<file path="design/flow/constraint.sdc">
create_clock -name core_clock -period 2.71 [get_ports {ap_clk}]
set_input_delay 0.5420 -clock core_clock [delete_from_list [all_inputs] [get_ports {ap_clk}]]
set_output_delay 0.5420 -clock core_clock [all_outputs]
set_load 0.01 [all_outputs]
</file>
<file path="design/flow/run.sh">
#!/bin/bash
# the make line also repeats each setting of config.mk as NAME=value (left out here)
make -C /OpenROAD-flow-scripts/flow DESIGN_CONFIG=/design/flow/config.mk WORK_HOME=/design/flow/orfs CLKGATE_MAP_FILE= finish
</file>
<file path="design/flow/config.mk">
export PLATFORM = sky130hd
export DESIGN_NAME = udp_ipv4_tx
export DESIGN_NICKNAME = udp_ipv4_tx
export VERILOG_FILES = /design/flow/design.v
export SDC_FILE = /design/flow/constraint.sdc
export NUM_CORES = 4
export LEC_CHECK = 0
export CAP_MARGIN = 20
export CORE_ASPECT_RATIO = 0.86
export CORE_MARGIN = 2
export CORE_UTILIZATION = 70
export CTS_CLUSTER_SIZE = 50
export PLACE_DENSITY = 0.68
export SETUP_SLACK_MARGIN = 0.61
export SLEW_MARGIN = 20
</file>
<file path="design/flow/design.v">
`default_nettype none
`timescale 1 ns / 1 ps
module ll_udp_skidbuffer #(
    parameter   REG_OUTPUT = 1,
    parameter   DATA_WIDTH = 64
)(
    input   wire                       i_clk,
    input   wire                       i_reset,
    input   wire                       i_valid,
    output  reg                        o_ready,    
    input   wire      [DATA_WIDTH-1:0] i_data,
	input   wire  [(DATA_WIDTH/8)-1:0] i_keep,
	input   wire                       i_last,
	input   wire                       i_user,
    output  reg                        o_valid,
	input   wire                       i_ready,
    output  reg       [DATA_WIDTH-1:0] o_data,
	output  reg   [(DATA_WIDTH/8)-1:0] o_keep,
	output  reg                        o_last,
	output  reg                        o_user
);
logic                      r_valid;
logic     [DATA_WIDTH-1:0] r_data;
logic [(DATA_WIDTH/8)-1:0] r_keep;
logic                      r_last;
logic                      r_user;
always_ff @(posedge i_clk) begin
    if (i_reset) begin
        r_valid <= 0;
    end
    else if ((i_valid && o_ready) && (o_valid && !i_ready)) begin
        r_valid <= 1;
    end
    else if (i_ready) begin
        r_valid <= 0;
    end
end
always_ff @(posedge i_clk) begin
    if (i_reset) begin
        r_data <= '0;
		r_keep <= '0;
		r_last <= 1'b0;
		r_user <= 1'b0;
	end
    else if((!REG_OUTPUT || i_valid) && o_ready) begin
        r_data <= i_data;
		r_keep <= i_keep;
		r_last <= i_last;
		r_user <= i_user;
    end
end
always_comb begin
    o_ready = !r_valid;
end
if (!REG_OUTPUT) begin : NET_OUTPUT
    always_comb begin
        o_valid = !i_reset && (i_valid || r_valid);
    end
    always_comb begin
        if (r_valid) begin
            o_data = r_data;
			o_keep = r_keep;
			o_last = r_last;
			o_user = r_user;
        end
        else if (i_valid) begin
            o_data = i_data;
			o_keep = i_keep;
			o_last = i_last;
			o_user = i_user;
        end
        else begin
            o_data = '0;
			o_keep = '0;
			o_last = 1'b0;
			o_user = 1'b0;
        end
    end
end
else begin : REG_OUT
    always @(posedge i_clk) begin
        if (i_reset) begin
            o_valid <= 0;
        end
        else if (!o_valid || i_ready) begin
            o_valid <= (i_valid || r_valid);
        end
    end
    always @(posedge i_clk) begin
        if (i_reset) begin
            o_data <= '0;
			o_keep <= '0;
			o_last <= 1'b0;
			o_user <= 1'b0;
        end
        else if (!o_valid || i_ready) begin
            if (r_valid) begin
                o_data <= r_data;
				o_keep <= r_keep;
				o_last <= r_last;
				o_user <= r_user;
            end
            else if (i_valid) begin
                o_data <= i_data;
				o_keep <= i_keep;
				o_last <= i_last;
				o_user <= i_user;
            end
            else begin
                o_data <= '0;
				o_keep <= '0;
				o_last <= 1'b0;
				o_user <= 1'b0;
            end
        end
    end
end
endmodule
`timescale 1 ns / 1 ps
module udp_ll_axis_reg_slice_64 (
  input  wire          aclk,
  input  wire          aresetn,
  input  wire          s_axis_tvalid,
  output wire          s_axis_tready,
  input  wire  [63:0]  s_axis_tdata,
  input  wire   [7:0]  s_axis_tkeep,
  input  wire          s_axis_tlast,
  input  wire          s_axis_tuser,
  output wire          m_axis_tvalid,
  input  wire          m_axis_tready,
  output wire  [63:0]  m_axis_tdata,
  output wire   [7:0]  m_axis_tkeep,
  output wire          m_axis_tlast,
  output wire          m_axis_tuser
);
ll_udp_skidbuffer #(
    .REG_OUTPUT (1),
    .DATA_WIDTH (64)
) slice_i (
    .i_clk   (aclk),
    .i_reset (!aresetn),
    .i_valid (s_axis_tvalid),
    .o_ready (s_axis_tready),
    .i_data  (s_axis_tdata),
    .i_keep  (s_axis_tkeep),
    .i_last  (s_axis_tlast),
    .i_user  (s_axis_tuser),
    .o_valid (m_axis_tvalid),
    .i_ready (m_axis_tready),
    .o_data  (m_axis_tdata),
    .o_keep  (m_axis_tkeep),
    .o_last  (m_axis_tlast),
    .o_user  (m_axis_tuser)
);
endmodule
module udp_ll_reg_slice_256 (
  input  wire          aclk,
  input  wire          aresetn,
  input  wire          s_axis_tvalid,
  output wire          s_axis_tready,
  input  wire [255:0]  s_axis_tdata,
  input  wire  [31:0]  s_axis_tkeep,
  input  wire          s_axis_tlast,
  input  wire          s_axis_tuser,
  output wire          m_axis_tvalid,
  input  wire          m_axis_tready,
  output wire [255:0]  m_axis_tdata,
  output wire  [31:0]  m_axis_tkeep,
  output wire          m_axis_tlast,
  output wire          m_axis_tuser
);
wire [79:0] used_q;
wire  [9:0] unused_keep;
wire        unused_last;
wire        unused_user;
ll_udp_skidbuffer #(
    .REG_OUTPUT (1),
    .DATA_WIDTH (80)
) slice_i (
    .i_clk   (aclk),
    .i_reset (!aresetn),
    .i_valid (s_axis_tvalid),
    .o_ready (s_axis_tready),
    .i_data  ({s_axis_tdata[80+:32], s_axis_tdata[0+:48]}),
    .i_keep  (10'd0),
    .i_last  (1'b0),
    .i_user  (1'b0),
    .o_valid (m_axis_tvalid),
    .i_ready (m_axis_tready),
    .o_data  (used_q),
    .o_keep  (unused_keep),
    .o_last  (unused_last),
    .o_user  (unused_user)
);
assign m_axis_tdata = {144'd0, used_q[48+:32], 32'd0, used_q[0+:48]};
assign m_axis_tkeep = 32'd0;
assign m_axis_tlast = 1'b0;
assign m_axis_tuser = 1'b0;
endmodule
`default_nettype none
`timescale 1 ns / 1 ps
module udp_tx (
    input  wire           ap_clk,
    input  wire           ap_rst_n,
    input  wire           s_axis_tx_data_tvalid,
    output logic          s_axis_tx_data_tready,
    input  wire   [63:0]  s_axis_tx_data_tdata,
    input  wire    [7:0]  s_axis_tx_data_tkeep,
    input  wire    [7:0]  s_axis_tx_data_tstrb,
    input  wire           s_axis_tx_data_tlast,
    input  wire           s_axis_tx_meta_tvalid,
    output wire           s_axis_tx_meta_tready,
    input  wire  [255:0]  s_axis_tx_meta_tdata,
    input  wire   [31:0]  s_axis_tx_meta_tkeep,
    input  wire   [31:0]  s_axis_tx_meta_tstrb,
    input  wire           s_axis_tx_meta_tlast,
    output logic          m_axis_iph_data_tvalid,
    input  wire           m_axis_iph_data_tready,
    output logic  [63:0]  m_axis_iph_data_tdata,
    output logic   [7:0]  m_axis_iph_data_tkeep,
    output logic          m_axis_iph_data_tlast,
    output logic          m_axis_iph_meta_tvalid,
    input  wire           m_axis_iph_meta_tready,
    output logic  [63:0]  m_axis_iph_meta_tdata,  
    output logic  [31:0]  datagrams_transmitted
);
typedef enum logic[1:0] {IDLE           = 2'b00,
                         WAIT_RDY       = 2'b01,
                         PROCESS_DATA   = 2'b10} udp_stateCoding_t;
udp_stateCoding_t state;
udp_stateCoding_t next_state;
logic             eof;
logic  [31:0]     dst_addr;
logic  [15:0]     dst_port;
logic  [31:0]     src_addr;
logic  [15:0]     src_port;
logic  [15:0]     length;
logic  [63:0]     store_header;
logic             axis_data_tvalid;
logic             axis_data_tready;
logic  [63:0]     axis_data_tdata;
logic   [7:0]     axis_data_tkeep;
logic             axis_data_tlast;
logic             axis_tx_meta_tready;
logic             axis_tx_meta_tvalid;
logic [255:0]     axis_tx_meta_tdata;
udp_ll_axis_reg_slice_64 tx_data_reg_slice (
  .aclk          (ap_clk),                  
  .aresetn       (ap_rst_n),             
  .s_axis_tvalid (s_axis_tx_data_tvalid), 
  .s_axis_tready (s_axis_tx_data_tready),
  .s_axis_tdata  (s_axis_tx_data_tdata),
  .s_axis_tkeep  (s_axis_tx_data_tkeep),
  .s_axis_tlast  (s_axis_tx_data_tlast),
  .s_axis_tuser  (1'b0),
  .m_axis_tvalid (axis_data_tvalid),
  .m_axis_tready (axis_data_tready),
  .m_axis_tdata  (axis_data_tdata),
  .m_axis_tkeep  (axis_data_tkeep),
  .m_axis_tlast  (axis_data_tlast),
  .m_axis_tuser  ()
);
udp_ll_reg_slice_256 tx_meta_reg_slice (
  .aclk          (ap_clk),                  
  .aresetn       (ap_rst_n),             
  .s_axis_tvalid (s_axis_tx_meta_tvalid), 
  .s_axis_tready (s_axis_tx_meta_tready),
  .s_axis_tdata  (s_axis_tx_meta_tdata),
  .s_axis_tkeep  (s_axis_tx_meta_tkeep),
  .s_axis_tlast  (s_axis_tx_meta_tlast),
  .s_axis_tuser  (1'b0),
  .m_axis_tvalid (axis_tx_meta_tvalid),
  .m_axis_tready (axis_tx_meta_tready),
  .m_axis_tdata  (axis_tx_meta_tdata),
  .m_axis_tkeep  (),
  .m_axis_tlast  (),
  .m_axis_tuser  ()
);
assign eof = axis_data_tlast && axis_data_tvalid && m_axis_iph_data_tready;
assign axis_tx_meta_tready = (state == IDLE) && m_axis_iph_meta_tready;
always_comb begin
    if (state == PROCESS_DATA) begin
        axis_data_tready = m_axis_iph_data_tready;
    end    
    else begin
        axis_data_tready = 1'b0;
    end
end
always_comb
begin
    next_state = state;
    case(state)
        IDLE: begin
            if (axis_tx_meta_tvalid && m_axis_iph_meta_tready) begin
                if (m_axis_iph_data_tready) begin
                    next_state = PROCESS_DATA;
                end
                else begin
                    next_state = WAIT_RDY;
                end
            end
        end
        WAIT_RDY: begin
            if ((store_header[32+:16] == 16'h0800) && m_axis_iph_data_tready) begin
                next_state = IDLE;
            end            
            else if (m_axis_iph_data_tready) begin
                next_state = PROCESS_DATA;
            end
        end
        PROCESS_DATA: begin
            if (eof) begin
                next_state = IDLE;
            end
        end        
        default : next_state  = IDLE;
    endcase
end
always_ff @(posedge ap_clk) begin
    if(!ap_rst_n) begin
        state <= IDLE;
    end
    else begin
        state <= next_state;
    end
end
assign dst_addr = axis_tx_meta_tdata[0+:32];
assign dst_port = {axis_tx_meta_tdata[32+:8], axis_tx_meta_tdata[40+:8]};
assign src_addr = axis_tx_meta_tdata[48+:32];
assign src_port = {axis_tx_meta_tdata[80+:8], axis_tx_meta_tdata[88+:8]};
assign length   = axis_tx_meta_tdata[96+:16] + 8;
assign m_axis_iph_meta_tdata  = {length, dst_addr};
assign m_axis_iph_meta_tvalid = axis_tx_meta_tvalid;
always_ff @(posedge ap_clk) begin
    if (axis_tx_meta_tvalid && (state == IDLE)) begin
        store_header <= {16'h0000, length[0+:8], length[8+:8], dst_port, src_port};
    end
end
always_comb
begin
    m_axis_iph_data_tdata = 32'd0;
    case (state)
        IDLE: begin
            m_axis_iph_data_tdata = {16'h0000, length[0+:8], length[8+:8], dst_port, src_port};            
        end
        WAIT_RDY: begin
            m_axis_iph_data_tdata = store_header;        
        end
        PROCESS_DATA: begin
            m_axis_iph_data_tdata = axis_data_tdata;
        end
        default: m_axis_iph_data_tdata = 32'd0;
    endcase
end
always_comb begin
    if (state == IDLE && next_state == IDLE) begin
        m_axis_iph_data_tvalid = 1'b0;
        m_axis_iph_data_tkeep  = '0;        
    end
    else if (state == IDLE && (next_state == WAIT_RDY || next_state == PROCESS_DATA)) begin
        m_axis_iph_data_tvalid = 1'b1;
        m_axis_iph_data_tkeep  = '1;
    end
    else if (state == WAIT_RDY) begin
        m_axis_iph_data_tvalid = 1'b1;
        m_axis_iph_data_tkeep  = '1;
    end   
    else begin
        m_axis_iph_data_tvalid = axis_data_tvalid;
        m_axis_iph_data_tkeep  = axis_data_tkeep;
    end
end
always_comb begin
    if (state != IDLE && next_state == IDLE) begin
        m_axis_iph_data_tlast = 1'b1;
    end
    else begin
        m_axis_iph_data_tlast = 1'b0;
    end
end
always_ff @(posedge ap_clk) begin
    if(!ap_rst_n) begin
        datagrams_transmitted <= 32'd0;
    end
    else if (state != IDLE && next_state == IDLE) begin
        datagrams_transmitted <= datagrams_transmitted + 1;
    end
end
endmodule
`default_nettype none
`timescale 1 ns / 1 ps
module tx_ipv4 (
    input  wire             ap_clk,
    input  wire             ap_rst_n,
    input  wire  [31:0]     local_ipv4_addr,
    input  wire   [7:0]     protocol,
    input  wire             s_axis_udp_tvalid,
    output logic            s_axis_udp_tready,
    input  wire  [63:0]     s_axis_udp_tdata,
    input  wire   [7:0]     s_axis_udp_tkeep,
    input  wire             s_axis_udp_tlast,
    input wire              udp_meta_valid,
    output logic            udp_meta_ready,
    input wire   [47:0]     udp_meta_data,
    output logic            m_axis_ip_data_tvalid,
    input  wire             m_axis_ip_data_tready,
    output logic [63:0]     m_axis_ip_data_tdata,
    output logic  [7:0]     m_axis_ip_data_tkeep,
    output logic            m_axis_ip_data_tuser,
    output logic            m_axis_ip_data_tlast
);
localparam VERSION = 4'h4;
localparam IHL = 4'h5;  
localparam TTL = 8'h40;
localparam HEADER_W0 = 0;
localparam HEADER_W1 = 1;
localparam HEADER_W2 = 2;
typedef enum logic[2:0] {IDLE            = 3'b000,
                         WAIT_RDY        = 3'b001,
                         IP_HEADER       = 3'b010,
                         PAYLOAD         = 3'b011,
                         LOAD_LAST       = 3'b100} ip_stateCoding_t;
ip_stateCoding_t state;
ip_stateCoding_t next_state;
logic            axis_data_tvalid;
logic            axis_data_tready;
logic   [63:0]   axis_data_tdata;
logic    [7:0]   axis_data_tkeep;
logic            axis_data_tlast;
logic            udp_tvalid_r;
logic    [1:0]   hdr_cnt;
logic    [1:0]   hdr_cnt_next;
logic   [15:0]   ip_length;
logic   [15:0]   ip_length_r;
logic   [31:0]   dst_ip_addr_mangled;
logic   [95:0]   shift_ip_payload;
logic   [11:0]   shift_ip_keep;
logic   [95:0]   next_shift_ip_payload;
logic   [11:0]   next_shift_ip_keep;  
logic            eof;
logic            sop;
udp_ll_axis_reg_slice_64 tx_ipv4_reg_slice (
  .aclk          (ap_clk),                  
  .aresetn       (ap_rst_n),             
  .s_axis_tvalid (axis_data_tvalid), 
  .s_axis_tready (axis_data_tready),
  .s_axis_tdata  (axis_data_tdata),
  .s_axis_tkeep  (axis_data_tkeep),
  .s_axis_tlast  (axis_data_tlast),
  .s_axis_tuser  (1'b0),
  .m_axis_tvalid (m_axis_ip_data_tvalid),
  .m_axis_tready (m_axis_ip_data_tready),
  .m_axis_tdata  (m_axis_ip_data_tdata),
  .m_axis_tkeep  (m_axis_ip_data_tkeep),
  .m_axis_tlast  (m_axis_ip_data_tlast),
  .m_axis_tuser  (m_axis_ip_data_tuser)
);
always_ff @(posedge ap_clk) begin
    if ((state == IDLE) || (next_state == IDLE)) begin
        udp_meta_ready <= 1'b1;
    end
    else begin
        udp_meta_ready <= 1'b0;
    end
end
assign eof = s_axis_udp_tlast && s_axis_udp_tvalid && axis_data_tready;
assign ip_length = udp_meta_data[32+:16] + 20;
always_ff @(posedge ap_clk) begin
    if (udp_meta_valid && (state == IDLE)) begin
        ip_length_r <= ip_length;
        dst_ip_addr_mangled <= {udp_meta_data[0+:8], udp_meta_data[8+:8], udp_meta_data[16+:8], udp_meta_data[24+:8]};
    end
end
assign sop = (hdr_cnt == HEADER_W2) && (hdr_cnt_next == 2'h3);
always_comb
begin
    next_state = state;
    case(state)
        IDLE: begin
            if (udp_meta_valid) begin
                if (axis_data_tready) begin
                    next_state = IP_HEADER;
                end
                else begin
                    next_state = WAIT_RDY;
                end
            end
        end
        WAIT_RDY: begin
            if (axis_data_tready) begin
                next_state = IP_HEADER;
            end      
        end
        IP_HEADER: begin
            if (hdr_cnt_next == 2'h3 && s_axis_udp_tvalid && axis_data_tready) begin
                if (s_axis_udp_tlast) begin
                    next_state = LOAD_LAST;
                end
                else begin
                    next_state = PAYLOAD;
                end
            end
        end
        PAYLOAD: begin
            if (eof) begin
                if (s_axis_udp_tkeep[4] == 0) begin
                    next_state = IDLE;
                end
                else begin
                    next_state = LOAD_LAST;
                end
            end
        end
        LOAD_LAST: begin
            if (axis_data_tready) begin
                next_state = IDLE;
            end                   
        end
    default : next_state  = IDLE;
  endcase         
end
always_ff @(posedge ap_clk) begin
    if(!ap_rst_n) begin
        state <= IDLE;
    end
    else begin
        state <= next_state;
    end
end
always_ff @(posedge ap_clk) begin
    case (next_state)
        IDLE: begin
            hdr_cnt <= 2'b00;
        end    
        IP_HEADER: begin
            if (axis_data_tvalid && axis_data_tready) begin
                hdr_cnt <= hdr_cnt_next;
            end
        end
        PAYLOAD: begin
            hdr_cnt <= 2'b11;
        end
        LOAD_LAST: begin
            hdr_cnt <= 2'b11;
        end        
        default: hdr_cnt <= 2'b00;
    endcase    
end
assign hdr_cnt_next = hdr_cnt + 'd1;
always_ff @(posedge ap_clk) begin
    if (sop) begin
        shift_ip_payload[64+:32] <= s_axis_udp_tdata[32+:32];
        shift_ip_keep[8+:4]      <= s_axis_udp_tkeep[4+:4];
        udp_tvalid_r     <= s_axis_udp_tvalid;
    end
    else if (s_axis_udp_tvalid && axis_data_tready) begin
        shift_ip_payload[64+:32] <= next_shift_ip_payload[64+:32];
        shift_ip_keep[8+:4]      <= next_shift_ip_keep[8+:4];
        udp_tvalid_r     <= 1'b1;
    end
end
assign next_shift_ip_payload = {s_axis_udp_tdata, shift_ip_payload[64+:32]};
assign next_shift_ip_keep    = {s_axis_udp_tkeep, shift_ip_keep[8+:4]};
always_comb begin
    axis_data_tdata   = 32'd0;
    axis_data_tkeep   = 4'h0;
    s_axis_udp_tready = 1'b0;
    axis_data_tvalid  = 1'b0;       
    case (state)
        IDLE: begin
            axis_data_tdata   = {32'h00000000, ip_length[0+:8], ip_length[8+:8], 8'h00, VERSION, IHL};
            axis_data_tkeep   = 8'hFF;
            s_axis_udp_tready = 1'b0;
            axis_data_tvalid  =  udp_meta_valid;           
        end
        WAIT_RDY: begin
            axis_data_tdata   = {32'h00000000, ip_length_r[0+:8], ip_length_r[8+:8], 8'h00, VERSION, IHL};
            axis_data_tkeep   = 8'hFF;
            s_axis_udp_tready = 1'b0;
            axis_data_tvalid  =  1'b1;              
        end
        IP_HEADER: begin
            case (hdr_cnt)
                HEADER_W1: begin
                    axis_data_tdata   = {local_ipv4_addr, 16'h0000, protocol, TTL};
                    axis_data_tkeep   = 8'hFF;
                    s_axis_udp_tready = 1'b0;
                    axis_data_tvalid  =  1'b1;
                end
                HEADER_W2: begin
                    axis_data_tdata = {s_axis_udp_tdata[0+:32], dst_ip_addr_mangled};
                    axis_data_tkeep[0+:4] = 4'hF;
                    axis_data_tkeep[4+:4] = s_axis_udp_tkeep[0+:4];
                    s_axis_udp_tready     = axis_data_tready; 
                    axis_data_tvalid      = s_axis_udp_tvalid;
                end
            endcase
        end
        PAYLOAD: begin
            axis_data_tdata   = next_shift_ip_payload[0+:64];
            axis_data_tkeep   = next_shift_ip_keep[0+:8];
            s_axis_udp_tready = axis_data_tready;
            axis_data_tvalid  = udp_tvalid_r && s_axis_udp_tvalid;  
        end
        LOAD_LAST: begin
            axis_data_tdata[0+:32]  = shift_ip_payload[64+:32];
            axis_data_tdata[32+:32] = 32'h00000000;
            axis_data_tkeep[0+:4]   = shift_ip_keep[8+:4];
            axis_data_tkeep[4+:4]   = 4'h0;
            s_axis_udp_tready       = 1'b0;  
            axis_data_tvalid        = udp_tvalid_r;  
        end        
        default: begin
            axis_data_tdata   = 32'd0;
            axis_data_tkeep   = 4'h0;
            s_axis_udp_tready = 1'b0;
            axis_data_tvalid  = 1'b0;          
        end
    endcase
end
assign axis_data_tlast = (state != IDLE) && (next_state == IDLE);
endmodule
`default_nettype none
`timescale 1 ns / 1 ps
module udp_ipv4_tx (
    input  wire             ap_clk,
    input  wire             ap_rst_n,
    input  wire  [31:0]     my_ip_addr,
    input  wire   [7:0]     ip_protocol,
    input  wire             s_axis_tx_meta_tvalid,
    output wire             s_axis_tx_meta_tready,
    input  wire [255:0]     s_axis_tx_meta_tdata,
    input  wire             s_axis_tx_data_tvalid,
    output wire             s_axis_tx_data_tready,
    input  wire  [63:0]     s_axis_tx_data_tdata,
    input  wire   [7:0]     s_axis_tx_data_tkeep,
    input  wire             s_axis_tx_data_tlast,
    output wire             m_axis_tx_data_tvalid,
    input  wire             m_axis_tx_data_tready,
    output wire   [63:0]    m_axis_tx_data_tdata,
    output wire    [7:0]    m_axis_tx_data_tkeep,
    output wire             m_axis_tx_data_tlast,
    output wire   [31:0]    datagrams_transmitted
);
wire            tx_udp2ip_data_tvalid;
wire            tx_udp2ip_data_tready;
wire [63:0]     tx_udp2ip_data_tdata;
wire  [7:0]     tx_udp2ip_data_tkeep;
wire            tx_udp2ip_data_tlast;
wire            tx_udp2ip_meta_tvalid;
wire [63:0]     tx_udp2ip_meta_tdata;
wire            tx_udp2ip_meta_tready;
udp_tx udp_tx_i (
    .ap_clk                       (ap_clk),
    .ap_rst_n                     (ap_rst_n),
    .s_axis_tx_data_tvalid        (s_axis_tx_data_tvalid),
    .s_axis_tx_data_tready        (s_axis_tx_data_tready),
    .s_axis_tx_data_tdata         (s_axis_tx_data_tdata),
    .s_axis_tx_data_tkeep         (s_axis_tx_data_tkeep),
    .s_axis_tx_data_tstrb         (8'h00),
    .s_axis_tx_data_tlast         (s_axis_tx_data_tlast),
    .s_axis_tx_meta_tvalid        (s_axis_tx_meta_tvalid),
    .s_axis_tx_meta_tready        (s_axis_tx_meta_tready),
    .s_axis_tx_meta_tdata         (s_axis_tx_meta_tdata),
    .s_axis_tx_meta_tkeep         (32'h00000000),
    .s_axis_tx_meta_tstrb         (32'h00000000),
    .s_axis_tx_meta_tlast         (1'b0),
    .m_axis_iph_data_tvalid       (tx_udp2ip_data_tvalid),
    .m_axis_iph_data_tready       (tx_udp2ip_data_tready),
    .m_axis_iph_data_tdata        (tx_udp2ip_data_tdata),
    .m_axis_iph_data_tkeep        (tx_udp2ip_data_tkeep),
    .m_axis_iph_data_tlast        (tx_udp2ip_data_tlast),
    .m_axis_iph_meta_tvalid       (tx_udp2ip_meta_tvalid),
    .m_axis_iph_meta_tready       (tx_udp2ip_meta_tready),
    .m_axis_iph_meta_tdata        (tx_udp2ip_meta_tdata),
    .datagrams_transmitted        (datagrams_transmitted)
);
tx_ipv4 tx_ipv4_i (
    .ap_clk                  (ap_clk),
    .ap_rst_n                (ap_rst_n),
    .local_ipv4_addr         (my_ip_addr),
    .protocol                (ip_protocol),
    .s_axis_udp_tvalid       (tx_udp2ip_data_tvalid),
    .s_axis_udp_tready       (tx_udp2ip_data_tready),
    .s_axis_udp_tdata        (tx_udp2ip_data_tdata),
    .s_axis_udp_tkeep        (tx_udp2ip_data_tkeep),
    .s_axis_udp_tlast        (tx_udp2ip_data_tlast),
    .udp_meta_valid          (tx_udp2ip_meta_tvalid),
    .udp_meta_ready          (tx_udp2ip_meta_tready),
    .udp_meta_data           (tx_udp2ip_meta_tdata[47:0]),
    .m_axis_ip_data_tvalid   (m_axis_tx_data_tvalid),
    .m_axis_ip_data_tready   (m_axis_tx_data_tready),
    .m_axis_ip_data_tdata    (m_axis_tx_data_tdata),
    .m_axis_ip_data_tkeep    (m_axis_tx_data_tkeep),
    .m_axis_ip_data_tuser    (),
    .m_axis_ip_data_tlast    (m_axis_tx_data_tlast)
);
endmodule
</file>
==> metrics.csv, run 1 <==
metric,value,unit
status,did not finish,
placed cells,3520,
synth cell count leaders,"585 x nand2_1, 496 x dfxtp_1, 380 x a21oi_1",
area of the mapped netlist,25510,sq um
yosys xor share,0.01540,
# clock sinks,631,
placed inst area,29720,sq um
synth warn,4,
"Net Count, Synth",3224,
"EDFF count, synth",135,
most numerous cell in the Yosys netlist,nand2_1,
cts bufs inserted,57,
Area leader share,0.3892,
hold buffer count at CTS,0,
Place WS,-0.7201,ns
IO Port Bufs,305,
Die ar.,37990,sq um
Synth async-reset ratio,0,
Chip Height,181.0,microns
Core Util at FP,0.7143,
"mux frac, synth",0.01932,
# IOs,482,
Mean Syn Cell Area,8.977,sq um
Yosys chip area,25510,sq um
Top cells by area,"dfxtp_1 39%, edfxtp_1 16%, nand2_1 8.6%",
Post-synth top flop,dfxtp_1,
number of distinct library cells after synthesis,78,
DPL Wire Length,51.66,mm
depth of the CTS H-tree,2,
Clock Tree Buf Depth,3,
"AND-OR/OR-AND Cells, Area Fraction",0.2047,
cell count in the Yosys report,2842,
width of the die,209.9,microns
Synth Register Bits,631,
simple-gate share of the synthesized area,0.1681,
Adders+Majority by Area,0.003923,
CTS root buf,clkbuf_16,
routability congestion estimate,0.8908,
Dominant comb cell,AND-OR/OR-AND gates,
Post-Syn Instances,2842,
core footprint,35710,sq um
failing step,5_1_grt,
top cell type by total area after synthesis,dfxtp_1,
"Seq/Total Area, Yosys",0.5481,
FP Rows,64,
what timing repair did:
action                     CTS
resized                    175
setup endpoints to repair  346
setup buffers               22
pin swaps                   53
cloned                       9
==> run 2, diff against run 1 <==
- CORE_ASPECT_RATIO: 0.86 -> default
- CORE_UTILIZATION: 70 -> 58
- CTS_CLUSTER_SIZE: 50 -> default
- PLACE_DENSITY: 0.68 -> default
- SETUP_SLACK_MARGIN: 0.61 -> default
- clock period: 2.71 -> 2.53 ns (I/O delays scaled with it)
==> run 2 against run 1 <==
Net effect: now fails the layout checks on setup timing; area after synthesis unchanged; synthesized cell count unchanged; die area increased by 20%.
==> metrics.csv, run 2 <==
metric,value,unit
status,finished with violations,
layout check faults,setup timing,
RSZ-0062 raised after global routing,yes,
width of the die,213.7,microns
clk slew on worst S/H paths,0.06,ns
Pint,18.94,mW
"mux frac, synth",0.01932,
IO Port Bufs,305,
area of the mapped netlist,25510,sq um
CP endpoint kind,flop,
most numerous cell in the Yosys netlist,nand2_1,
Seq pwr share,0.452,
highest metal used,met4,
FP Rows,76,
r2r startpoint,udp_tx_i.store_header[39],
Top Consumer,registers,
Synth Register Bits,631,
"EDFF count, synth",135,
Post-Syn Instances,2842,
Dominant comb cell,AND-OR/OR-AND gates,
GRT overflow,0,
PwrDens,779.7,nW/um^2
DPL Wire Length,51.82,mm
top cell type by total area after synthesis,dfxtp_1,
endpoints failing setup,230,
Non-Filler Instances,3838,
Core Util at FP,0.5896,
Yosys chip area,25510,sq um
Chip Height,213.7,microns
Pins Over Slew Limit,0,
CP Data Arrival Time,3.99,ns
crit share post-route,1.370,
Crit path buffers/inverters,3,
"Net Count, Synth",3224,
# clock sinks,631,
Mean Syn Cell Area,8.977,sq um
skew final,0.01615,ns
Seq power,12.0,mW
metal1 wirelength,34.81,mm
vias in the first global route,21400,
min-delay worst type,in2reg,
# IOs,482,
cell count in the Yosys report,2842,
Hold Path Depth,3,
Max VDD drop,0.0005320,V
depth of the CTS H-tree,2,
Finished Core Util,0.7860,
Clock Tree Buf Depth,3,
nets@finish,3578,
routability congestion estimate,0.9069,
clk pwr,9.27,mW
logic area,11680,sq um
crit-path cells,nor4_2 -> nand2_1 -> nor4_2 -> nand4b_1 -> a32oi_2 -> ha_4 -> o21bai_2 -> a211oi_2 -> o21ai_2 -> buf_4 -> a21oi_4 -> buf_12 -> clkbuf_16 -> a311oi_1,
CTS root buf,clkbuf_16,
Die ar.,45680,sq um
Crit path depth,14,
Critical Path Start Type,flop,
R2R Setup Slk,-0.94,ns
yosys xor share,0.01540,
Skew-Pair Late Insertion Delay,0.64,ns
placed cells,3663,
synth warn,4,
Synth async-reset ratio,0,
Comb. pwr,5.26,mW
Adders+Majority by Area,0.003923,
Fmax,288.6,MHz
GRT Resource Usage Total,0.3366,
"Seq/Total Area, Yosys",0.5481,
FF-to-FF path depth,14,
area occupied by registers,13990,sq um
critical path type,reg2reg,
hold path startpoint,ap_rst_n,
Area leader share,0.3892,
first-pass GRT wire length,119.6,mm
Critical-path top delay cell,edfxtp_1,
initial drt markers,2888,
CTS tree,yes,
P_leak,12.31,nW
# DRC,0,
number of distinct library cells after synthesis,78,
Top cells by area,"dfxtp_1 39%, edfxtp_1 16%, nand2_1 8.6%",
WL met2,38.56,mm
Worst path most repeated cell,nor4_2,
critical path endpoint,tx_ipv4_i.tx_ipv4_reg_slice.slice_i.r_data[11],
max incr delay on CP,0.42,ns
Place WS,-0.8117,ns
WL final,83.98,mm
WL/cell,21.88,microns
Max Fanout on Critical Path,12,
Vias,23720,
largest net degree at the start of global routing,84,
Crit path max-delay family,AND-OR/OR-AND gates,
Post-DRT Antenna Nets,0,
P_sw,7.580,mW
"Hold Vio Cnt, Final",0,
Worst-Margin Slew,1.032,ns
# fillers,2798,
sw frac,0.2859,
FF-to-FF End,tx_ipv4_i.tx_ipv4_reg_slice.slice_i.r_data[11],
synth cell count leaders,"585 x nand2_1, 496 x dfxtp_1, 380 x a21oi_1",
MaxCap Viol Count,0,
worst setup margin,-0.9352,ns
core footprint,43270,sq um
P&R area growth vs syn,33.31,%
1st-pass router iterations,5,
cts bufs inserted,61,
clock share of power,0.349,
"AND-OR/OR-AND Cells, Area Fraction",0.2047,
Worst slew margin,0.3123,
simple-gate share of the synthesized area,0.1681,
routed wl met3,7.915,mm
CP Launch Point,udp_tx_i.store_header[39],
Log Warnings,210,
Worst Path Required,3.05,ns
Post-synth top flop,dfxtp_1,
combinational group share of total power,0.199,
post-layout min period,3.465,ns
hold path endpoint,tx_ipv4_i.tx_ipv4_reg_slice.slice_i.o_keep[1],
Via density,6.181,
initial antenna violation count,5,
==> run 2: layout make-up <==
cell class                      instances  area share
Sequential cell                       631      0.4114
Multi-Input combinational cell       1957      0.3435
Timing Repair Buffer                  521      0.1602
Clock buffer                           84     0.05066
Tap cell                              585     0.02152
Clock inverter                         32    0.009455
Inverter                               24    0.002870
Antenna cell                            4   0.0002943
==> run 2: per-layer routing <==
| metal | track usage | vias up |
|---|---|---|
| li1 | - | 10780 |
| met5 | 0 | - |
| met2 | 0.5190 | 1299 |
| met4 | 0.09890 | 0 |
| met1 | 0.4907 | 11460 |
| met3 | 0.05287 | 193 |
==> run 2: repair_timing <==
| action | CTS | global route |
|---|---|---|
| gates cloned | 5 | 9 |
| endpoints found under the setup margin | 228 | 245 |
| pin swaps | 57 | 80 |
| gates resized | 121 | 154 |
| setup buffers | 25 | 22 |
| hold buffers | 0 | 0 |
==> run 2: metrics by stage <==
| step | TNS (ns) | hold WS (ns) | power [mW] | cell area [sq um] |
|---|---|---|---|---|
| after floorplan | -44.82 | 0.4090 | 14.22 | 25700 |
| after global placement | -139.35 | 0.4148 | 16.12 | 30160 |
| after detailed placement | -137.80 | 0.4189 | 16.26 | 30160 |
| after CTS | -118.40 | 0.2998 | 25.86 | 33010 |
| after global routing | -178.67 | 0.3339 | 27.27 | 34010 |
| final | -149.45 | 0.3200 | 26.52 | 34010 |
==> run 3, diff against run 2 <==
- ABC_AREA: default -> 1
- CELL_PAD_IN_SITES_DETAIL_PLACEMENT: default -> 0
- CELL_PAD_IN_SITES_GLOBAL_PLACEMENT: default -> 0
- CORE_ASPECT_RATIO: default -> 1.24
- CORE_UTILIZATION: 58 -> 72
- CTS_CLUSTER_DIAMETER: default -> 292
- CTS_CLUSTER_SIZE: default -> 17
- HOLD_SLACK_MARGIN: default -> 0.3
- MAX_ROUTING_LAYER: default -> met5
- MIN_ROUTING_LAYER: default -> met1
- PLACE_DENSITY_LB_ADDON: default -> 0.26
- SETUP_SLACK_MARGIN: default -> 0.77
- clock period: 2.53 -> 2.64 ns (I/O delays scaled with it)
==> run 3 against run 2 <==
Net effect: the run now fails in 5_1_grt; die area fell by 20%; synthesized cell count rose by 7.6%; area after synthesis fell by 0.55%.
==> metrics.csv, run 3 <==
metric,value,unit
Die ar.,36760,sq um
placed inst area,29370,sq um
Top cells by area,"dfxtp_1 39%, edfxtp_1 16%, nand2_1 13%",
hold buffer count at CTS,0,
core footprint,34710,sq um
Synth Register Bits,631,
placed cells,3725,
synth cell count leaders,"862 x nand2_1, 496 x dfxtp_1, 417 x a21oi_1",
Mean Syn Cell Area,8.296,sq um
Post-Syn Instances,3058,
# IOs,482,
Yosys chip area,25370,sq um
top cell type by total area after synthesis,dfxtp_1,
FP Rows,76,
routability congestion estimate,0.9566,
number of distinct library cells after synthesis,47,
Post-synth top flop,dfxtp_1,
width of the die,172.6,microns
Adders+Majority by Area,0.003945,
Dominant comb cell,AND-OR/OR-AND gates,
area of the mapped netlist,25370,sq um
failing step,5_1_grt,
# clock sinks,631,
cts bufs inserted,43,
CTS root buf,clkbuf_16,
simple-gate share of the synthesized area,0.1802,
Chip Height,213.0,microns
most numerous cell in the Yosys netlist,nand2_1,
status,did not finish,
yosys xor share,0.005178,
Core Util at FP,0.7310,
"AND-OR/OR-AND Cells, Area Fraction",0.2036,
"Net Count, Synth",3440,
"Seq/Total Area, Yosys",0.5512,
IO Port Bufs,305,
"mux frac, synth",0,
Synth async-reset ratio,0,
DPL Wire Length,52.30,mm
"EDFF count, synth",135,
cell count in the Yosys report,3058,
Area leader share,0.3914,
depth of the CTS H-tree,2,
synth warn,4,
Clock Tree Buf Depth,3,
## run 3: metrics by stage
stage	setup slack [ns]	utilization
4_1_cts	-0.3011	0.8899
3_5_place_dp	-0.4702	0.8461
3_3_place_gp	-0.3093	0.8461
2_1_floorplan	0.1084	-
## run 3: what timing repair did
item / CTS
pin swaps: 20
cloned: 4
endpoints found under the setup margin: 549
buffers inserted: 9
resized: 44
==> run 4, diff against run 3 <==
- ABC_AREA: 1 -> default
- CELL_PAD_IN_SITES_DETAIL_PLACEMENT: 0 -> default
- CELL_PAD_IN_SITES_GLOBAL_PLACEMENT: 0 -> default
- CORE_ASPECT_RATIO: 1.24 -> default
- CTS_CLUSTER_DIAMETER: 292 -> 210
- CTS_CLUSTER_SIZE: 17 -> 14
- HOLD_SLACK_MARGIN: 0.3 -> 0.29
- MAX_ROUTING_LAYER: met5 -> default
- MIN_ROUTING_LAYER: met1 -> default
- PLACE_DENSITY_LB_ADDON: 0.26 -> 0.27
- SETUP_SLACK_MARGIN: 0.77 -> 0.2
- clock period: 2.64 -> 1.17 ns (I/O delays scaled with it)
==> run 4 against run 3 <==
Net effect: the run fails in 4_1_cts; area after synthesis rose by 0.56%; synthesized cell count shrank 7.1%; die area is 0.52% higher.
==> metrics.csv, run 4 <==
metric,value,unit
synth warn,4,
IO Port Bufs,305,
Place WS,-2.572,ns
Top cells by area,"dfxtp_1 39%, edfxtp_1 16%, nand2_1 8.6%",
failing step,4_1_cts,
# IOs,482,
Area leader share,0.3892,
"mux frac, synth",0.01932,
Yosys chip area,25510,sq um
"EDFF count, synth",135,
core footprint,34710,sq um
placed cells,3736,
placed inst area,32030,sq um
status,did not finish,
Run Error,"[ERROR DPL-0038] Utilization greater than 100%, impossible to legalize",
cell count in the Yosys report,2842,
Core Util at FP,0.7349,
synth cell count leaders,"585 x nand2_1, 496 x dfxtp_1, 380 x a21oi_1",
Synth async-reset ratio,0,
most numerous cell in the Yosys netlist,nand2_1,
yosys xor share,0.01540,
"AND-OR/OR-AND Cells, Area Fraction",0.2047,
number of distinct library cells after synthesis,78,
area of the mapped netlist,25510,sq um
Dominant comb cell,AND-OR/OR-AND gates,
DPL Wire Length,64.46,mm
Post-Syn Instances,2842,
width of the die,192.2,microns
routability congestion estimate,0.9487,
top cell type by total area after synthesis,dfxtp_1,
Adders+Majority by Area,0.003923,
Post-synth top flop,dfxtp_1,
Chip Height,192.2,microns
Die ar.,36950,sq um
Mean Syn Cell Area,8.977,sq um
"Seq/Total Area, Yosys",0.5481,
"Net Count, Synth",3224,
simple-gate share of the synthesized area,0.1681,
Synth Register Bits,631,
FP Rows,68,
## run 4: through the flow
stage / util / power (mW)
3_5_place_dp: 0.9227 / 36.48
3_3_place_gp: 0.9227 / 35.50
2_1_floorplan: - / 31.22
==> run 5, diff against run 4 <==
- ABC_AREA: default -> 1
- CORE_UTILIZATION: 72 -> 63
- CTS_CLUSTER_DIAMETER: 210 -> 371
- CTS_CLUSTER_SIZE: 14 -> default
- HOLD_SLACK_MARGIN: 0.29 -> default
- PLACE_DENSITY: default -> 0.6
- PLACE_DENSITY_LB_ADDON: 0.27 -> default
- SETUP_SLACK_MARGIN: 0.2 -> default
- clock period: 1.17 -> 2.65 ns (I/O delays scaled with it)
==> run 5 against run 4 <==
Net effect: now fails the layout checks on setup timing; synthesized cell count increased by 7.6%; area after synthesis decreased by 0.55%; die area increased by 13%.
==> metrics.csv, run 5 <==
metric,value,unit
status,finished with violations,
layout check faults,setup timing,
CTS root buf,clkbuf_16,
initial antenna violation count,5,
Die ar.,41890,sq um
simple-gate share of the synthesized area,0.1802,
WL/cell,20.28,microns
worst setup margin,-0.2723,ns
"Hold Vio Cnt, Final",0,
Mean Syn Cell Area,8.296,sq um
GR peak layer,met2,
DPL Wire Length,50.74,mm
yosys xor share,0.005178,
Yosys chip area,25370,sq um
"Net Count, Synth",3440,
Post-Syn Instances,3058,
1st-pass router iterations,6,
Post-DRT Antenna Nets,0,
vias in the first global route,21920,
GRT overflow,0,
max incr delay on CP,0.41,ns
# fillers,2480,
# clock sinks,631,
GRT Resource Usage Total,0.3603,
nets@finish,3736,
synth cell count leaders,"862 x nand2_1, 496 x dfxtp_1, 417 x a21oi_1",
placed cells,3787,
Area leader share,0.3914,
Fmax,342.2,MHz
clock share of power,0.337,
PwrDens,799.3,nW/um^2
M2 GR Usage,0.5557,
cts bufs inserted,60,
P_sw,7.643,mW
Top Consumer,registers,
Adders+Majority by Area,0.003945,
top cell type by total area after synthesis,dfxtp_1,
MaxCap Viol Count,0,
combinational group share of total power,0.214,
Skew-Pair Late Insertion Delay,0.64,ns
Crit path depth,16,
synth warn,4,
CTS tree,yes,
depth of the CTS H-tree,2,
clk pwr,8.73,mW
Worst path most repeated cell,nand2_4,
IO Port Bufs,305,
FP Rows,73,
width of the die,204.7,microns
Crit path max-delay family,simple AND/OR/NAND/NOR gates,
Synth async-reset ratio,0,
critical path type,reg2reg,
Worst slew margin,0.3554,
Via density,6.146,
number of distinct library cells after synthesis,47,
"EDFF count, synth",135,
r2r startpoint,udp_tx_i.store_header[47],
R2R Setup Slk,-0.27,ns
core footprint,39730,sq um
Vias,24190,
Pins Over Slew Limit,0,
"Seq/Total Area, Yosys",0.5512,
FF-to-FF End,tx_ipv4_i.hdr_cnt[1],
CP Launch Point,udp_tx_i.store_header[47],
Post-synth top flop,dfxtp_1,
P_leak,11.79,nW
Synth Register Bits,631,
Hold Path Depth,0,
"AND-OR/OR-AND Cells, Area Fraction",0.2036,
RSZ-0062 raised after global routing,yes,
Crit path buffers/inverters,2,
P&R area growth vs syn,27.70,%
met3 GRT Util,0.05329,
post-layout min period,2.922,ns
WL final,79.81,mm
sw frac,0.2951,
first-pass GRT wire length,118.9,mm
Seq power,11.6,mW
critical path endpoint,tx_ipv4_i.hdr_cnt[1],
# IOs,482,
Chip Height,204.7,microns
GR Util met1,0.5212,
Worst-Margin Slew,0.9669,ns
Core Util at FP,0.6385,
skew final,0.02801,ns
"mux frac, synth",0,
Non-Filler Instances,3935,
Dominant comb cell,AND-OR/OR-AND gates,
Critical Path Start Type,flop,
clk slew on worst S/H paths,0.06,ns
Clock Tree Buf Depth,3,
Seq pwr share,0.449,
CP Data Arrival Time,3.29,ns
initial drt markers,3105,
min-delay worst type,reg2reg,
Critical-path top delay cell,edfxtp_1,
Log Warnings,215,
largest net degree at the start of global routing,207,
# DRC,0,
Comb. pwr,5.54,mW
Max VDD drop,0.0006210,V
Pint,18.25,mW
Max Fanout on Critical Path,7,
cell count in the Yosys report,3058,
hold path endpoint,tx_ipv4_i.dst_ip_addr_mangled[4],
Worst Path Required,3.02,ns
endpoints failing setup,211,
hold buffer count at CTS,0,
Top cells by area,"dfxtp_1 39%, edfxtp_1 16%, nand2_1 13%",
hold path startpoint,udp_tx_i.tx_meta_reg_slice.slice_i.o_data[28],
routability congestion estimate,0.9427,
crit share post-route,1.103,
area of the mapped netlist,25370,sq um
crit-path cells,nor4_2 -> nand2_1 -> nor3_4 -> o22ai_2 -> a21oi_2 -> ha_4 -> nand2_4 -> nand3_4 -> nand2_4 -> nor3_4 -> nor2_1 -> nand2_2 -> nand2_4 -> buf_12 -> buf_4 -> nand3_2,
setup tns final,-39.43,ns
hold_ws,0.4267,ns
Place WS,-0.4108,ns
most numerous cell in the Yosys netlist,nand2_1,
CP endpoint kind,flop,
FF-to-FF path depth,16,
run 5: per-layer routing:
| layer | share of wire | up-vias | routed length [microns] |
|---|---|---|---|
| li1 | - | 11090 | - |
| met2 | 0.45 | 1478 | 36300 |
| met5 | 0.00016 | - | 13 |
| met3 | 0.11 | 170 | 8571 |
| met4 | 0.030 | 2 | 2382 |
| met1 | 0.41 | 11450 | 32540 |
run 5: repair_timing:
item	in CTS	in global routing
endpoints found under the hold margin	0	0
cloned	0	8
setup buffers	9	17
setup endpoints to repair	214	222
pin swaps	30	69
resized	79	136
run 5: layout make-up:
| type | instances | area (sq um) | share of cell area |
|---|---|---|---|
| diodes | 5 | 12.51 | 0.0003862 |
| multi-input cells | 2082 | 10650 | 0.3287 |
| flip-flops and latches | 631 | 13990 | 0.4317 |
| well taps | 525 | 656.9 | 0.02028 |
| repair buffers | 448 | 4546 | 0.1403 |
| clock inverters | 20 | 191.4 | 0.005909 |
| inverters | 131 | 523.0 | 0.01614 |
| clock buffers | 93 | 1832 | 0.05654 |
run 5: per-stage QoR:
step / util / cell area, sq um / total power, mW
finish: 0.8154 / 32400 / 25.90
global route: 0.8153 / 32390 / 26.72
CTS: 0.7955 / 31610 / 25.10
detailed placement: 0.7372 / 29290 / 16.34
global placement: 0.7372 / 29290 / 16.19
floorplan: - / 25390 / 14.23
==> run 6, diff against run 5 <==
- ABC_AREA: 1 -> default
- CELL_PAD_IN_SITES_DETAIL_PLACEMENT: default -> 0
- CORE_MARGIN: 2 -> 10
- CORE_UTILIZATION: 63 -> 45
- CTS_CLUSTER_DIAMETER: 371 -> default
- CTS_CLUSTER_SIZE: default -> 17
- MAX_ROUTING_LAYER: default -> met4
- PLACE_DENSITY: 0.6 -> default
- PLACE_DENSITY_LB_ADDON: default -> 0.16
- SETUP_SLACK_MARGIN: default -> -0.31
- SLEW_MARGIN: 20 -> 10
- TNS_END_PERCENT: default -> 20
- clock period: 2.65 -> 3.34 ns (I/O delays scaled with it)
==> run 6 against run 5 <==
Net effect: the layout still fails its checks (setup timing); final area decreased by 1.7%; setup slack improved by 0.19 ns; hold slack improved by 0.0060 ns; power decreased by 25%; critical path type unchanged.
==> metrics.csv, run 6 <==
metric,value,unit
Worst path most repeated cell,nor4_2,
crit share post-route,1.026,
max incr delay on CP,0.50,ns
yosys xor share,0.01540,
Seq pwr share,0.463,
sw frac,0.2705,
nets@finish,3458,
Crit path max-delay family,simple AND/OR/NAND/NOR gates,
Seq power,9.05,mW
Dominant comb cell,AND-OR/OR-AND gates,
width of the die,258.1,microns
P_sw,5.286,mW
Area leader share,0.3892,
FF-to-FF End,tx_ipv4_i.tx_ipv4_reg_slice.slice_i.o_last,
core footprint,56280,sq um
placed inst area,29510,sq um
WL final,79.94,mm
hold path startpoint,udp_tx_i.tx_meta_reg_slice.slice_i.o_data[24],
Non-Filler Instances,3894,
Top Consumer,registers,
Worst slew margin,0.3562,
CP endpoint kind,flop,
GRT Resource Usage Total,0.2368,
FF-to-FF path depth,13,
vias in the first global route,20550,
Synth async-reset ratio,0,
status,finished with violations,
Clock Tree Buf Depth,3,
CTS tree,yes,
"AND-OR/OR-AND Cells, Area Fraction",0.2047,
Core Util at FP,0.4533,
Log Warnings,206,
Die ar.,66620,sq um
Max VDD drop,0.0003533,V
routability congestion estimate,0.8987,
min-delay worst type,reg2reg,
synth cell count leaders,"585 x nand2_1, 496 x dfxtp_1, 380 x a21oi_1",
simple-gate share of the synthesized area,0.1681,
largest net degree at the start of global routing,84,
Top cells by area,"dfxtp_1 39%, edfxtp_1 16%, nand2_1 8.6%",
critical path endpoint,tx_ipv4_i.tx_ipv4_reg_slice.slice_i.o_last,
"Hold Vio Cnt, Final",0,
Place WS,-0.1853,ns
CTS root buf,clkbuf_16,
post-layout min period,3.426,ns
Via density,5.590,
metal1 wirelength,36.28,mm
Chip Height,258.1,microns
R2R Setup Slk,-0.09,ns
top cell type by total area after synthesis,dfxtp_1,
PwrDens,613.5,nW/um^2
cell count in the Yosys report,2842,
cts bufs inserted,70,
Fmax,291.9,MHz
"Net Count, Synth",3224,
post-route cell area,31850,sq um
"Seq/Total Area, Yosys",0.5481,
Post-synth top flop,dfxtp_1,
# DRC,0,
crit-path cells,nor4_2 -> nand2_1 -> nor4_2 -> nand4b_1 -> a32oi_2 -> ha_1 -> or3b_2 -> o21a_1 -> a31oi_1 -> o32a_1 -> nand3_1 -> or3_4 -> a21oi_2,
WL/cell,20.53,microns
Critical-path top delay cell,or3b_2,
"EDFF count, synth",135,
Max Fanout on Critical Path,3,
combinational group share of total power,0.150,
r2r startpoint,udp_tx_i.store_header[39],
Yosys chip area,25510,sq um
number of distinct library cells after synthesis,78,
MaxCap Viol Count,0,
# IOs,482,
highest metal used,met4,
IO Port Bufs,305,
placed cells,3759,
CP Data Arrival Time,3.95,ns
CP Launch Point,udp_tx_i.store_header[39],
first-pass GRT wire length,121.5,mm
RSZ-0062 raised after global routing,yes,
P_leak,11.22,nW
Pins Over Slew Limit,0,
skew final,0.02383,ns
Hold Path Depth,0,
Comb. pwr,2.93,mW
area of the mapped netlist,25510,sq um
worst setup margin,-0.08577,ns
clk pwr,7.57,mW
hold path endpoint,tx_ipv4_i.dst_ip_addr_mangled[0],
synth warn,4,
Post-Syn Instances,2842,
clk slew on worst S/H paths,0.06,ns
DPL Wire Length,55.66,mm
Synth Register Bits,631,
GRT overflow,0,
layout check faults,setup timing,
# fillers,4954,
hold buffer count at CTS,0,
# clock sinks,631,
Critical Path Start Type,flop,
WL met2,36.97,mm
depth of the CTS H-tree,3,
initial antenna violation count,4,
Post-DRT Antenna Nets,0,
Skew-Pair Late Insertion Delay,0.61,ns
Mean Syn Cell Area,8.977,sq um
endpoints failing setup,7,
FP Rows,87,
most numerous cell in the Yosys netlist,nand2_1,
routed wl met3,5.459,mm
"mux frac, synth",0.01932,
Crit path depth,13,
initial drt markers,2058,
clock share of power,0.387,
Pint,14.26,mW
Adders+Majority by Area,0.003923,
Crit path buffers/inverters,0,
critical path type,reg2reg,
Vias,21770,
Worst Path Required,3.86,ns
Worst-Margin Slew,0.9656,ns
P&R area growth vs syn,24.86,%
1st-pass router iterations,9,
[run 6: per-stage QoR]
| stage | power (mW) | util | TNS [ns] | hold WS (ns) |
|---|---|---|---|---|
| after global placement | 12.03 | 0.5243 | -7.107 | 0.4185 |
| after CTS | 19.66 | 0.5648 | -19.24 | 0.4327 |
| after global routing | 20.36 | 0.5660 | -34.54 | 0.4359 |
| final | 19.54 | 0.5660 | -0.3866 | 0.4327 |
| after floorplan | 10.69 | - | 0 | 0.4090 |
| after detailed placement | 12.11 | 0.5243 | -13.03 | 0.4193 |
[run 6: what timing repair did]
item,in CTS,in global routing
buffers inserted,0,1
gates resized,0,9
endpoints found under the setup margin,0,157
[run 6: area by class of cell]
class / instances / area (sq um) / area share
antenna: 5 / 12.51 / 0.0003928
inverter: 24 / 97.59 / 0.003064
tap: 756 / 945.9 / 0.02969
timing repair buffer: 393 / 3921 / 0.1231
multi-input combinational: 1956 / 10610 / 0.3330
sequential: 631 / 13990 / 0.4392
clock buffer: 106 / 2123 / 0.06666
clock inverter: 23 / 156.4 / 0.004910
[run 6: layer usage]
layer	global-route usage	vias up
met5	-	-
met4	0.05751	0
met3	0.04486	90
met2	0.3610	678
met1	0.3207	10470
li1	-	10530
==> run 7, diff against run 6 <==
- ABC_AREA: default -> 1
- CELL_PAD_IN_SITES_DETAIL_PLACEMENT: 0 -> default
- CORE_MARGIN: 10 -> 2
- CORE_UTILIZATION: 45 -> 68
- CTS_CLUSTER_SIZE: 17 -> 96
- MAX_ROUTING_LAYER: met4 -> default
- PLACE_DENSITY: default -> 0.38
- PLACE_DENSITY_LB_ADDON: 0.16 -> default
- SETUP_SLACK_MARGIN: -0.31 -> default
- SLEW_MARGIN: 10 -> 20
- TNS_END_PERCENT: 20 -> default
- clock period: 3.34 -> 3.99 ns (I/O delays scaled with it)
==> run 7 against run 6 <==
Net effect: now clean on timing, DRC and antenna; setup slack better by 0.41 ns; register-to-register slack better by 0.41 ns; die area is 42% lower; power is 16% lower; first-iteration DRC count is 59% higher; global-route usage is 16 points higher; clock-buffer cell count is 21 lower.
==> metrics.csv, run 7 <==
metric,value,unit
critical path type,reg2reg,
RSZ-0062 raised after global routing,no,
# fillers,2170,
setup tns final,0,ns
first-pass GRT wire length,121.0,mm
top cell type by total area after synthesis,dfxtp_1,
initial antenna violation count,2,
Via density,6.411,
max incr delay on CP,0.40,ns
CP endpoint kind,flop,
Chip Height,197.2,microns
Worst Path Required,4.53,ns
# clock sinks,631,
"Hold Vio Cnt, Final",0,
Synth async-reset ratio,0,
crit share post-route,0.9182,
cell count in the Yosys report,3058,
# DRC,0,
1st-pass router iterations,7,
nets@finish,3632,
Mean Syn Cell Area,8.296,sq um
Post-DRT Antenna Nets,0,
Adders+Majority by Area,0.003945,
Fmax,273.0,MHz
Post-synth top flop,dfxtp_1,
Pint,11.62,mW
synth warn,4,
Post-Syn Instances,3058,
simple-gate share of the synthesized area,0.1802,
Synth Register Bits,631,
CTS root buf,clkbuf_16,
R2R Setup Slk,0.33,ns
width of the die,197.2,microns
P_leak,10.96,nW
endpoints failing setup,0,
Worst path most repeated cell,nor3_1,
Max Fanout on Critical Path,6,
Crit path depth,15,
crit-path cells,nor4_1 -> nand2_1 -> nor3_1 -> o22ai_1 -> a21oi_1 -> ha_1 -> inv_1 -> nor2_2 -> nand3b_1 -> nor3_1 -> and2_1 -> nand2_1 -> nor2_1 -> nor2_1 -> nor3_1,
DPL Wire Length,50.19,mm
Max VDD drop,0.0004030,V
sw frac,0.2935,
FF-to-FF End,udp_tx_i.datagrams_transmitted[29],
Yosys chip area,25370,sq um
clock share of power,0.357,
FF-to-FF path depth,15,
cts bufs inserted,59,
skew final,0.04141,ns
# IOs,482,
area occupied by registers,13990,sq um
Vias,24170,
Worst slew margin,0.2832,
PwrDens,538.3,nW/um^2
Skew-Pair Late Insertion Delay,0.65,ns
Seq power,7.72,mW
CTS tree,yes,
r2r startpoint,udp_tx_i.store_header[47],
post_cts resized,0,
CP Data Arrival Time,4.21,ns
yosys xor share,0.005178,
logic area,9995,sq um
Dominant comb cell,AND-OR/OR-AND gates,
Pins Over Slew Limit,0,
"AND-OR/OR-AND Cells, Area Fraction",0.2036,
core footprint,36700,sq um
synth cell count leaders,"862 x nand2_1, 496 x dfxtp_1, 417 x a21oi_1",
Area leader share,0.3914,
min-delay worst type,reg2reg,
most numerous cell in the Yosys netlist,nand2_1,
Critical Path Start Type,flop,
GRT Resource Usage Total,0.3968,
Crit path max-delay family,simple AND/OR/NAND/NOR gates,
"EDFF count, synth",135,
IO Port Bufs,305,
MaxCap Viol Count,0,
Crit path buffers/inverters,1,
# Post-CTS Setup Buffers,0,
combinational group share of total power,0.174,
clk pwr,5.88,mW
P_sw,4.827,mW
Seq pwr share,0.469,
WL final,79.04,mm
FP Rows,70,
hold path startpoint,udp_tx_i.tx_meta_reg_slice.slice_i.o_data[17],
Finished Core Util,0.8327,
Die ar.,38870,sq um
hold buffer count at CTS,0,
Top Consumer,registers,
WL/cell,20.96,microns
area of the mapped netlist,25370,sq um
hold path endpoint,tx_ipv4_i.dst_ip_addr_mangled[9],
"Seq/Total Area, Yosys",0.5512,
number of distinct library cells after synthesis,47,
Clock Tree Buf Depth,3,
vias in the first global route,22280,
post-layout min period,3.663,ns
Hold Path Depth,0,
Worst-Margin Slew,1.075,ns
CP Launch Point,udp_tx_i.store_header[47],
"Net Count, Synth",3440,
Top cells by area,"dfxtp_1 39%, edfxtp_1 16%, nand2_1 13%",
P&R area growth vs syn,20.45,%
routability congestion estimate,0.9319,
status,timing/DRC/antenna clean,
Log Warnings,213,
clk slew on worst S/H paths,0.06,ns
depth of the CTS H-tree,2,
largest net degree at the start of global routing,183,
GRT overflow,0,
initial drt markers,3275,
Core Util at FP,0.6913,
Critical-path top delay cell,edfxtp_1,
critical path endpoint,udp_tx_i.datagrams_transmitted[29],
Comb. pwr,2.86,mW
"mux frac, synth",0,
## run 7: final cells by class
cell class,instances,share of cell area
clock inverter,27,0.01024
sequential,631,0.4577
tap,468,0.01916
inverter,131,0.01662
timing repair buffer,345,0.1122
clock buffer,85,0.05683
antenna,2,0.0001638
multi-input combinational,2082,0.3271
## run 7: routing by layer
layer | routed length, microns | vias up | GRT usage
li1 | - | 10890 | -
met1 | 30960 | 11370 | 0.5682
met2 | 35730 | 1726 | 0.6120
met3 | 10370 | 189 | 0.08588
met4 | 1976 | 0 | 0.1122
met5 | 0 | - | 0
## run 7: per-stage QoR
| step | worst slack (ns) | hold WS [ns] | instances | area (sq um) | power (mW) |
|---|---|---|---|---|---|
| floorplan | 0.1353 | 0.4030 | 3058 | 25370 | 9.451 |
| global placement | 0.6333 | 0.4100 | 3657 | 28500 | 10.44 |
| detailed placement | 0.5454 | 0.4093 | 3657 | 28500 | 10.55 |
| CTS | 0.4759 | 0.4234 | 3769 | 30550 | 16.32 |
| global route | 0.1093 | 0.4307 | 3771 | 30560 | 16.96 |
| finish | 0.3266 | 0.4225 | 3771 | 30560 | 16.45 |
==> run 8, diff against run 7 <==
- CORE_UTILIZATION: 68 -> 44
- CTS_CLUSTER_DIAMETER: default -> 257
- CTS_CLUSTER_SIZE: 96 -> default
- GPL_ROUTABILITY_DRIVEN: default -> 1
- MAX_ROUTING_LAYER: default -> met4
- MIN_ROUTING_LAYER: default -> met2
- PLACE_DENSITY: 0.38 -> default
- clock period: 3.99 -> 4.65 ns (I/O delays scaled with it)
==> run 8 against run 7 <==
Net effect: the layout now fails its checks (DRC); routed wire length rose by 11%; sequential share of layout area down 0.82 points; global-route usage rose by 5.6 points; combinational power down 8.0%; clock-buffer cell count rose by 27; clock skew shrank 0.024 ns; final cell count rose by 8.4%; critical path depth rose by 3; utilization decreased by 29 points; setup slack worse by 0.031 ns; sequential cell count unchanged; area after synthesis is the same; critical endpoint is now tx_ipv4_i.tx_ipv4_reg_slice.slice_i.o_data[16]; largest power group unchanged.
==> metrics.csv, run 8 <==
metric,value,unit
Crit path buffers/inverters,3,
top cell type by total area after synthesis,dfxtp_1,
Chip Height,244.1,microns
Adders+Majority by Area,0.003945,
Post-DRT Antenna Nets,0,
# clock sinks,631,
logic area,10000,sq um
# fillers,5258,
R2R Setup Slk,0.30,ns
"EDFF count, synth",135,
critical path endpoint,tx_ipv4_i.tx_ipv4_reg_slice.slice_i.o_data[16],
simple-gate share of the synthesized area,0.1802,
Crit path max-delay family,simple AND/OR/NAND/NOR gates,
# IOs,482,
Post-synth top flop,dfxtp_1,
Finished Core Util,0.5425,
post-layout min period,4.354,ns
r2r startpoint,tx_ipv4_i.state[2],
Crit path depth,18,
GR peak layer,met3,
Hold Path Depth,0,
Area leader share,0.3914,
hold path startpoint,udp_tx_i.tx_meta_reg_slice.slice_i.o_data[11],
P_leak,11.02,nW
P&R area growth vs syn,22.66,%
CTS tree,yes,
Fmax,229.7,MHz
GR Util met1,0,
initial drt markers,5462,
FF-to-FF path depth,18,
M2 GR Usage,0.4790,
sw frac,0.3060,
crit-path cells,inv_2 -> nand2_2 -> nor2_4 -> inv_2 -> o21ai_2 -> a31oi_1 -> a21oi_1 -> ha_1 -> nand2_1 -> nand3_1 -> nand2_2 -> nor3_1 -> nor2_1 -> nand2_2 -> nand2_2 -> inv_4 -> nand2_1 -> a21oi_1,
FF-to-FF End,tx_ipv4_i.tx_ipv4_reg_slice.slice_i.o_data[16],
CTS root buf,clkbuf_16,
Overall Power,14.82,mW
max incr delay on CP,0.69,ns
hold path endpoint,tx_ipv4_i.dst_ip_addr_mangled[19],
# DRC,4,
met3 GRT Util,0.6468,
Mean Syn Cell Area,8.296,sq um
WL final,88.03,mm
hold buffer count at CTS,0,
GRT overflow,0,
endpoints failing setup,0,
Comb. pwr,2.63,mW
min-delay worst type,reg2reg,
width of the die,244.1,microns
area of the mapped netlist,25370,sq um
Place WS,0.5802,ns
"Seq/Total Area, Yosys",0.5512,
routability congestion estimate,0.9208,
Pins Over Slew Limit,0,
WL/cell,21.54,microns
synth cell count leaders,"862 x nand2_1, 496 x dfxtp_1, 417 x a21oi_1",
1st-pass router iterations,52,
status,finished with violations,
first-pass GRT wire length,131.7,mm
Worst path most repeated cell,nand2_2,
clk slew on worst S/H paths,0.06,ns
Max VDD drop,0.0003161,V
"Net Count, Synth",3440,
DPL Wire Length,55.09,mm
Synth async-reset ratio,0,
Dominant comb cell,AND-OR/OR-AND gates,
Top cells by area,"dfxtp_1 39%, edfxtp_1 16%, nand2_1 13%",
Clock Tree Buf Depth,3,
yosys xor share,0.005178,
post_cts resized,0,
setup tns final,0,ns
P_sw,4.537,mW
skew final,0.01770,ns
area occupied by registers,13990,sq um
largest net degree at the start of global routing,207,
synth warn,4,
Worst Path Required,5.20,ns
"AND-OR/OR-AND Cells, Area Fraction",0.2036,
"Hold Vio Cnt, Final",0,
most numerous cell in the Yosys netlist,nand2_1,
worst setup margin,0.2958,ns
Worst-Margin Slew,1.088,ns
Vias,31110,
Synth Register Bits,631,
Skew-Pair Late Insertion Delay,0.63,ns
Log Warnings,211,
Seq power,6.61,mW
combinational group share of total power,0.178,
Yosys chip area,25370,sq um
MaxCap Viol Count,0,
PwrDens,476.4,nW/um^2
IO Port Bufs,305,
vias in the first global route,32540,
Via density,7.613,
critical path type,reg2reg,
Top Consumer,registers,
GRT Resource Usage Total,0.4525,
hold_ws,0.4232,ns
layout check faults,DRC,
Seq pwr share,0.446,
"mux frac, synth",0,
cts bufs inserted,69,
Max Fanout on Critical Path,72,
FP Rows,88,
clk pwr,5.58,mW
# Post-CTS Setup Buffers,0,
clock share of power,0.376,
Critical Path Start Type,flop,
number of distinct library cells after synthesis,47,
Pint,10.29,mW
nets@finish,3635,
Die ar.,59600,sq um
Critical-path top delay cell,inv_4,
core footprint,57370,sq um
RSZ-0062 raised after global routing,no,
initial antenna violation count,0,
CP Launch Point,tx_ipv4_i.state[2],
CP endpoint kind,flop,
CP Data Arrival Time,4.91,ns
crit share post-route,0.9364,
depth of the CTS H-tree,3,
Core Util at FP,0.4423,
Worst slew margin,0.2749,
Post-Syn Instances,3058,
cell count in the Yosys report,3058,
run 8: cell type report:
cell class / count / area share
inverter: 131 / 0.01636
clock buffer: 112 / 0.06767
clock inverter: 13 / 0.004463
tap: 765 / 0.03076
multi-input combinational: 2082 / 0.3215
timing repair buffer: 338 / 0.1086
sequential: 631 / 0.4495
antenna: 14 / 0.001126
run 8: stage by stage:
stage	area, sq um	std cells
after floorplan	25370	3058
after global placement	28810	3946
after detailed placement	28810	3946
after CTS	31060	4071
after global routing	31080	4072
final	31120	4086
run 8: metal layers:
layer | vias up | wire [microns]
li1 | 10820 | -
met1 | 10820 | 0
met2 | 8724 | 40620
met3 | 747 | 41030
met4 | 0 | 6389
met5 | - | 0
Power and IR drop assume default switching activity.
